// axi_dma_controller
module axi_dma_controller #(
    parameter int ADDR_WD = 32,
    parameter int DATA_WD = 32,
    parameter int CHANNEL_COUNT = 8,  
    parameter int MAX_BURST_LEN = 16,  
    localparam int STRB_WD = DATA_WD / 8
) (
    input wire                    clk,
    input wire                    rst,
    input wire                    cmd_valid,
    input wire [ADDR_WD-1:0]      cmd_src_addr,
    input wire [ADDR_WD-1:0]      cmd_dst_addr,
    input wire [1:0]              cmd_burst,
    input wire [ADDR_WD-1:0]      cmd_len,
    input wire [2:0]              cmd_size,
    output wire                   cmd_ready,
    output wire                   M_AXI_ARVALID,
    output wire [ADDR_WD-1:0]     M_AXI_ARADDR,
    output wire [7:0]             M_AXI_ARLEN,
    output wire [2:0]             M_AXI_ARSIZE,
    output wire [1:0]             M_AXI_ARBURST,
    input wire                    M_AXI_ARREADY,
    input wire                    M_AXI_RVALID,
    input wire [DATA_WD-1:0]      M_AXI_RDATA,
    input wire [1:0]              M_AXI_RRESP,
    input wire                    M_AXI_RLAST,
    output wire                   M_AXI_RREADY,
    output wire                   M_AXI_AWVALID,
    output wire [ADDR_WD-1:0]     M_AXI_AWADDR,
    output wire [7:0]             M_AXI_AWLEN,
    output wire [2:0]             M_AXI_AWSIZE,
    output wire [1:0]             M_AXI_AWBURST,
    input wire                    M_AXI_AWREADY,
    output wire                   M_AXI_WVALID,
    output wire [DATA_WD-1:0]     M_AXI_WDATA,
    output wire [STRB_WD-1:0]     M_AXI_WSTRB,
    output wire                   M_AXI_WLAST,
    input wire                    M_AXI_WREADY,
  ...
Size: ~6400 cells after synthesis, about 2000 flip-flops.
clock: 12.0 ns
lec_check: 0
cap_margin: 5
core_margin: 6
core_utilization: 28
cts_cluster_diameter: 236
place_density_lb_addon: 0.24
slew_margin: 20
run.sh (not shown) runs the stock make flow with config.mk's settings and CLKGATE_MAP_FILE=.
Edit:
CAP_MARGIN = 20   (was 5)
CORE_MARGIN = 2   (was 6)
CORE_UTILIZATION = 57   (was 28)
CTS_CLUSTER_DIAMETER = not set   (was 236)
PLACE_DENSITY_LB_ADDON = not set   (was 0.24)
clock period = 8.75 ns   (was 12.0 ns; I/O delays follow)
Now the flow finished with setup timing left.
Final area came out higher by about 5.4%.
Critical path depth came out lower by 8.
Wire length came out lower by 2.8%.
Die size came out lower by 52%.

---

Setup of job 105:
axi_dma_controller again, from the RTL that the note above started with.
// axi_dma_controller
module axi_dma_controller #(
    parameter int ADDR_WD = 32,
    parameter int DATA_WD = 32,
    parameter int CHANNEL_COUNT = 8,  
    parameter int MAX_BURST_LEN = 16,  
    localparam int STRB_WD = DATA_WD / 8
) (
    input wire                    clk,
    input wire                    rst,
    input wire                    cmd_valid,
    input wire [ADDR_WD-1:0]      cmd_src_addr,
    input wire [ADDR_WD-1:0]      cmd_dst_addr,
    input wire [1:0]              cmd_burst,
    input wire [ADDR_WD-1:0]      cmd_len,
    input wire [2:0]              cmd_size,
    output wire                   cmd_ready,
    output wire                   M_AXI_ARVALID,
    output wire [ADDR_WD-1:0]     M_AXI_ARADDR,
    output wire [7:0]             M_AXI_ARLEN,
    output wire [2:0]             M_AXI_ARSIZE,
    output wire [1:0]             M_AXI_ARBURST,
    input wire                    M_AXI_ARREADY,
  ...
export LEC_CHECK = 0
export ABC_AREA = 1
export CAP_MARGIN = 15
export CELL_PAD_IN_SITES_DETAIL_PLACEMENT = 1
export CELL_PAD_IN_SITES_GLOBAL_PLACEMENT = 3
export CORE_MARGIN = 8
export CORE_UTILIZATION = 30
export CTS_CLUSTER_SIZE = 54
export PLACE_DENSITY_LB_ADDON = 0.02
export SLEW_MARGIN = 20
export TNS_END_PERCENT = 50
create_clock -name core_clock -period 20.0 [get_ports {clk}]
Both conditions hold for job 105: the flow ran to the end and the final layout passed the timing, DRC and antenna checks.
Here is what was changed in the inputs of job 104 compared with job 105.
- changing CORE_UTILIZATION from 30 to 40
- removing CELL_PAD_IN_SITES_GLOBAL_PLACEMENT (formerly 3)
- removing CTS_CLUSTER_SIZE (formerly 54)
- changing CAP_MARGIN from 15 to 20
- removing CELL_PAD_IN_SITES_DETAIL_PLACEMENT (formerly 1)
- removing PLACE_DENSITY_LB_ADDON (formerly 0.02)
- changing CORE_MARGIN from 8 to 2
- removing ABC_AREA (formerly 1)
- removing TNS_END_PERCENT (formerly 50)
- changing the clock period (ns, I/O delays scaled along) from 20.0 to 12.0
Job 104 reached the final stage; the timing, DRC and antenna checks on its layout passed.
| sequential standard cell area | job 104 vs job 105 | ≈ equal |
On worst setup slack: job 104 sits below job 105.
Maximum buffer depth of the clock tree in job 104 is 1 below job 105.
Summed standard-cell area reported by yosys delta for job 104 relative to job 105: 1.5% lower
Job 105 -> job 104: first-pass GRT wire length decreased by more than 10%
Looking at y dimension of the die, job 104 sits 91 um lower than job 105 does.
Re setup TNS after final layout: no difference whatsoever between job 105 and job 104.
